## arm_core
module arm_core (
    input         clk,
    input         rst,
    output [7:0]  imem_addr,
    input  [31:0] imem_data,
    output [5:0]  dmem_addr,
    output [31:0] dmem_wdata,
    output        dmem_we,
    input  [31:0] dmem_rdata,
    output        wb_en,
    output [3:0]  wb_dest,
    output [31:0] wb_value
);
  wire [31:0] IF_stage_pc_out;
  wire [31:0] IF_stage_instruction_out;
  wire [31:0] branch_address;
  wire EXE_stage_B_out;
  wire hazard_detected;
  IF_Stage IF_Stage_Inst (
    .clk(clk),
    .rst(rst),
    .freeze(hazard_detected),
    .Branch_taken(EXE_stage_B_out),
    .BranchAddr(branch_address),
    .imem_data(imem_data),
    .PC(IF_stage_pc_out),
    .Instruction(IF_stage_instruction_out)
  );
  assign imem_addr = IF_stage_pc_out[7:0];
  wire [31:0] IF_reg_pc_out;
  wire [31:0] IF_reg_instruction_out;
  IF_Stage_Reg IF_Reg_Inst (
    .clk(clk),
    .rst(rst),
    .freeze(hazard_detected),
    .flush(EXE_stage_B_out),
    .PC_in(IF_stage_pc_out),
    .Instruction_in(IF_stage_instruction_out),
    .PC(IF_reg_pc_out),
    .Instruction(IF_reg_instruction_out)
  );
  wire [3:0]  ID_stage_reg_file_dst;
  wire [3:0]  ID_stage_reg_file_src1, ID_stage_reg_file_src2;
  wire [31:0] ID_stage_val_Rn, ID_stage_val_Rm;
  wire [23:0] ID_stage_signed_immediate;
  wire [11:0] ID_stage_shifter_operand;
  wire [3:0]  ID_stage_EX_command_out;
  wire [3:0]  status;
  ...
Size: ~150 I/O pins, roughly 53000 um2 of cells after synthesis.
Settings: LEC_CHECK=0, ABC_AREA=1, CAP_MARGIN=20, CORE_MARGIN=2, CORE_UTILIZATION=58, HOLD_SLACK_MARGIN=-0.08, SETUP_SLACK_MARGIN=2.38, SLEW_MARGIN=20, TNS_END_PERCENT=5; clock period 9.19 ns.
run.sh (not shown) runs the stock make flow with config.mk's settings and CLKGATE_MAP_FILE=.
The starting point never finished: it broke off in global routing.
Rerun with:
--- a/flow/config.mk
+++ b/flow/config.mk
@@ -8 +7,0 @@
-export ABC_AREA = 1
@@ -11,3 +10,2 @@
-export CORE_UTILIZATION = 58
-export HOLD_SLACK_MARGIN = -0.08
-export SETUP_SLACK_MARGIN = 2.38
+export CORE_UTILIZATION = 72
+export PLACE_DENSITY_LB_ADDON = 0.24
@@ -15 +12,0 @@
-export TNS_END_PERCENT = 5
==> flow/constraint.sdc (replaced) <==
create_clock -name core_clock -period 8.29 [get_ports {clk}]
set_input_delay 1.6580 -clock core_clock [delete_from_list [all_inputs] [get_ports {clk}]]
set_output_delay 1.6580 -clock core_clock [all_outputs]
set_load 0.01 [all_outputs]
The changed run never finished: it broke off in global routing.
Die area shrinks by about 20%.
Synthesized cell count shrinks by 27%.
Synthesized area shrinks by 2.5%.
Rerun with:
--- a/flow/config.mk
+++ b/flow/config.mk
@@ -7,0 +8 @@
+export ABC_AREA = 1
@@ -10,2 +11,3 @@
-export CORE_UTILIZATION = 72
-export PLACE_DENSITY_LB_ADDON = 0.24
+export CORE_UTILIZATION = 62
+export CTS_CLUSTER_SIZE = 95
+export PLACE_DENSITY = 0.6
==> flow/constraint.sdc (replaced) <==
create_clock -name core_clock -period 6.58 [get_ports {clk}]
set_input_delay 1.3160 -clock core_clock [delete_from_list [all_inputs] [get_ports {clk}]]
set_output_delay 1.3160 -clock core_clock [all_outputs]
set_load 0.01 [all_outputs]
The changed run died in global routing (GRT-0116).
Area after synthesis came out higher by a few percent.
Die area climbs by about a fifth.
Synthesized cell count rises by well over a third.
Rerun with:
--- a/flow/config.mk
+++ b/flow/config.mk
@@ -8 +7,0 @@
-export ABC_AREA = 1
@@ -11,3 +10,2 @@
-export CORE_UTILIZATION = 62
-export CTS_CLUSTER_SIZE = 95
-export PLACE_DENSITY = 0.6
+export CORE_UTILIZATION = 65
+export SETUP_SLACK_MARGIN = 2.08
==> flow/constraint.sdc (replaced) <==
create_clock -name core_clock -period 8.29 [get_ports {clk}]
set_input_delay 1.6580 -clock core_clock [delete_from_list [all_inputs] [get_ports {clk}]]
set_output_delay 1.6580 -clock core_clock [all_outputs]
set_load 0.01 [all_outputs]
Result: The new run never finished: it broke off in global routing (GRT-0116); die area decreases by 6.9%; synthesized cell count decreases by about 27%; synthesized area decreases by about 2.5%.
Rerun with:
--- a/flow/config.mk
+++ b/flow/config.mk
@@ -10,2 +10,3 @@
-export CORE_UTILIZATION = 65
-export SETUP_SLACK_MARGIN = 2.08
+export CORE_UTILIZATION = 57
+export PLACE_DENSITY = 0.6
+export SETUP_SLACK_MARGIN = -1.06
==> flow/constraint.sdc (replaced) <==
create_clock -name core_clock -period 10.6 [get_ports {clk}]
set_input_delay 2.1200 -clock core_clock [delete_from_list [all_inputs] [get_ports {clk}]]
set_output_delay 2.1200 -clock core_clock [all_outputs]
set_load 0.01 [all_outputs]
With this change the flow finished but fails on negative setup slack.
Area after synthesis is unchanged.
Die area climbs by 14%.
Synthesized cell count stays the same.

* * *

run A:
Starting RTL as in the previous note.
Settings: LEC_CHECK=0, CAP_MARGIN=20, CORE_MARGIN=2, CORE_UTILIZATION=58, CTS_CLUSTER_DIAMETER=297, SETUP_SLACK_MARGIN=2.33, SLEW_MARGIN=20, TNS_END_PERCENT=5; clock period 9.25 ns.
Run A did not finish; the tool stopped in global routing with error GRT-0232.
The inputs of run B differ from those of run A as listed below.
Settings: CORE_UTILIZATION now 72, was 58; SETUP_SLACK_MARGIN now -0.58, was 2.33; TNS_END_PERCENT no longer set, was 5; CTS_CLUSTER_DIAMETER no longer set, was 297; the clock period (ns, I/O delays scaled along) now 7.68, was 9.25.
==> results <==
Of the runs run B and run A, none of them finished clean.
Seen in the log of run A: GRT-0232 during global routing, after which the run never completed.
Number of buffers inserted during clock tree synthesis shrinks by a few percent when moving from run A to run B.
Compared run B against run A; arithmetic-cell share of the synthesized area counting full adders, half adders and majority gates within noise.
Run B has core utilization at floorplan above what run A had.
Setup changes, run B to run C
Settings: swapping 72 for 25 in CORE_UTILIZATION; clearing SETUP_SLACK_MARGIN, which used to be -0.58; putting PLACE_DENSITY at 0.6 where nothing was set; swapping 7.68 for 17.5 in the clock period (ns, I/O delays scaled along).
[summary]
Reported for run B and run C, number of buffers added on ports turned out identical to the last digit. Against run B as the reference, run C delivers a lower number of setup buffers added after CTS. The remaining runs in run B and run C completed every stage, whereas run B halted early. Run B did not finish; a tool error ended it in global routing. As of run C, height of the die had risen by more than half compared to run B. In the flow results for run B and run C, the post-CTS resize count is smaller on run C. The cell total after placement in run C is 1.14 times that in run B.
#### Input delta (run D over run C)
Settings: swapping 25 for 22 in CORE_UTILIZATION; putting MAX_ROUTING_LAYER at met4 where nothing was set; putting CELL_PAD_IN_SITES_GLOBAL_PLACEMENT at 2 where nothing was set; clearing PLACE_DENSITY, which used to be 0.6; swapping 17.5 for 15.4 in the clock period (ns, I/O delays scaled along).
==> results <==
Looking only at area added between synthesis and finish, and setting everything else aside, the higher value of run C and run D goes to run D.
On sequential cell area, run D tracks run C almost exactly.
Compared with run C, in run D global router's overall resource usage saw an increase, setup slack lost 0.33 ns, number of cells upsized or downsized after cts up 2, maximum clock skew at final layout neither gained nor lost much.

* * *

## build 47
Starting RTL as in the previous note.
// arm_core
module arm_core (
    input         clk,
    input         rst,
    output [7:0]  imem_addr,
    input  [31:0] imem_data,
    output [5:0]  dmem_addr,
    output [31:0] dmem_wdata,
    output        dmem_we,
    input  [31:0] dmem_rdata,
    output        wb_en,
    output [3:0]  wb_dest,
    output [31:0] wb_value
);
make LEC_CHECK=0 CAP_MARGIN=20 CELL_PAD_IN_SITES_DETAIL_PLACEMENT=2 CELL_PAD_IN_SITES_GLOBAL_PLACEMENT=0 CORE_ASPECT_RATIO=1.25 CORE_MARGIN=8 CORE_UTILIZATION=51 CTS_CLUSTER_DIAMETER=122 CTS_CLUSTER_SIZE=61 GPL_ROUTABILITY_DRIVEN=1 GPL_TIMING_DRIVEN=1 HOLD_SLACK_MARGIN=0.14 PLACE_DENSITY_LB_ADDON=0.28 SETUP_SLACK_MARGIN=3.66 SLEW_MARGIN=0 TNS_END_PERCENT=40 finish   # period 14.3 ns
Tool error DPL-0033 stopped build 47 during detailed placement (3_5_place_dp); no final results.
Input changes introduced in build 14 (baseline for comparison: build 47):
==> flow/config.mk <==
export PLATFORM = sky130hd
export DESIGN_NAME = arm_core
export DESIGN_NICKNAME = arm_core
export VERILOG_FILES = /design/flow/design.v
export SDC_FILE = /design/flow/constraint.sdc
export NUM_CORES = 4
export LEC_CHECK = 0
export CAP_MARGIN = 20
export CORE_MARGIN = 2
export CORE_UTILIZATION = 68
export CTS_CLUSTER_SIZE = 34
export SLEW_MARGIN = 20
==> flow/constraint.sdc <==
create_clock -name core_clock -period 8.29 [get_ports {clk}]
set_input_delay 1.6580 -clock core_clock [delete_from_list [all_inputs] [get_ports {clk}]]
set_output_delay 1.6580 -clock core_clock [all_outputs]
set_load 0.01 [all_outputs]
==> results <==
Tool error GRT-0116 stopped build 14 during global routing (5_1_grt); no final results. Changes observed in build 14 relative to build 47: number of placed I/O pins stayed essentially flat; chip area fell 33,000 µm²; width of the chip fell by about 7%; post-synthesis chip area from yosys shows no meaningful change. Reported for build 14 and build 47, total standard cell area after synthesis turned out identical to the last digit. Summary of the comparison: initial standard-cell utilization of the core is higher in build 14, relative to build 47. From build 47 to build 14 the numbers moved as follows: placer's final routability congestion estimate rose 16%, placeable core area dropped about 25%, placement row count has decreased.
--- input diff build 14..build 82 ---
diff --git a/flow/config.mk b/flow/config.mk
--- a/flow/config.mk
+++ b/flow/config.mk
@@ -10,2 +10,2 @@
-export CORE_UTILIZATION = 68
-export CTS_CLUSTER_SIZE = 34
+export CORE_UTILIZATION = 64
+export SETUP_SLACK_MARGIN = 3.31
==> flow/constraint.sdc <==
create_clock -name core_clock -period 12.0 [get_ports {clk}]
set_input_delay 2.4000 -clock core_clock [delete_from_list [all_inputs] [get_ports {clk}]]
set_output_delay 2.4000 -clock core_clock [all_outputs]
set_load 0.01 [all_outputs]
--- outcome ---
- Number of rows in the core area (higher): build 82
- Synthesized cell area came out exactly the same in build 82 and build 14.
- Y dimension of the die in build 82 is about 3% above build 14.
- Diff build 14..build 82 | post-synth net total | unchanged
- | yosys stat chip area | build 14 vs build 82 | ≈ equal |
- Summary — initial core utilization, build 82 relative to build 14: lower, by 4.0 points.
- Build 82 vs. build 14: post-CTS resize count went up by 120%.
- Build 82 is listed as incomplete: the tool reported an error in global routing (5_1_grt) and the run ended there.
- Build 82 against build 14: post-detailed-placement half-perimeter wirelength down 4.4%; placement-stage cell area down about 1.7%; die area up about 6%.
--- input diff build 82..build 77 ---
diff --git a/flow/config.mk b/flow/config.mk
--- a/flow/config.mk
+++ b/flow/config.mk
@@ -10,2 +10,3 @@
-export CORE_UTILIZATION = 64
-export SETUP_SLACK_MARGIN = 3.31
+export CORE_UTILIZATION = 60
+export PLACE_DENSITY = 0.6
+export SETUP_SLACK_MARGIN = 2.13
==> flow/constraint.sdc <==
create_clock -name core_clock -period 8.35 [get_ports {clk}]
set_input_delay 1.6700 -clock core_clock [delete_from_list [all_inputs] [get_ports {clk}]]
set_output_delay 1.6700 -clock core_clock [all_outputs]
set_load 0.01 [all_outputs]
--- outcome ---
- As for a clean layout from build 77 and build 82, there is none.
- Build 82 did not finish; a tool error ended it in global routing (5_1_grt).
- Stage in which a tool error killed build 77: global routing (5_1_grt).
- On mux cell area share after synthesis, build 77 and build 82 are neck and neck.
- Compared with build 82, build 77 shows a number of setup buffers added after CTS that is about 30% higher.
- Full die area ended up 6.6% higher on build 77 than on build 82.
- Gate count after technology mapping: build 82 vs build 77 identical
- Comparing area inside the core boundary for build 77 and build 82, the smaller number came from build 82.
Inputs modified between build 77 and build 65:
diff --git a/flow/config.mk b/flow/config.mk
--- a/flow/config.mk
+++ b/flow/config.mk
@@ -10 +10 @@
-export CORE_UTILIZATION = 60
+export CORE_UTILIZATION = 40
@@ -12 +11,0 @@
-export SETUP_SLACK_MARGIN = 2.13
==> flow/constraint.sdc <==
create_clock -name core_clock -period 16.0 [get_ports {clk}]
set_input_delay 3.2000 -clock core_clock [delete_from_list [all_inputs] [get_ports {clk}]]
set_output_delay 3.2000 -clock core_clock [all_outputs]
set_load 0.01 [all_outputs]
Notes after the runs:
Build 65 went all the way through synthesis, placement and routing and the layout is clean on timing, DRC and antenna.
Summary of build 65 over build 77: share of synthesized area spent on multiplexers closely matched the old numbers; floorplan utilization decreased by 20 points relative to the old numbers.
Final estimated routing congestion in global placement, build 77 and build 65: larger value in build 77
When build 65 is set beside build 77, its pre-CTS setup slack turns out to be 3500 ps larger.
On placeable core region, build 65 does worse than build 77.
Number of placed I/O pins: build 77 vs build 65 identical
Diff build 77..build 65 | number of cells in the yosys synthesis report | unchanged
Going from build 77 to build 65, the row count was found to have gone up by about 22%.
Modified inputs, build 78 compared to build 65
diff --git a/flow/config.mk b/flow/config.mk
--- a/flow/config.mk
+++ b/flow/config.mk
@@ -10 +10,2 @@
-export CORE_UTILIZATION = 40
+export CORE_UTILIZATION = 68
+export CTS_CLUSTER_SIZE = 28
@@ -11,0 +13 @@
+export SETUP_SLACK_MARGIN = 4.19
## What came out
- Build 78: it failed with a tool error in global routing (5_1_grt), so there are no final results.
- The count of library flops with an enable pin was comparable across build 65 and build 78.
- Area fraction in compound gates after synthesis: build 78 vs build 65 identical
- Diff build 65..build 78 | net count entering floorplan | unchanged
- Summary of build 78 over build 65: simple logic cell fraction of the synthesized area about even; initial core utilization increased 29 points; total die size went down by 54,000 µm².
- From build 65 to build 78 the numbers moved as follows: core box area lower, die extent in y lower, number of core rows lower, area after synthesis roughly the same.
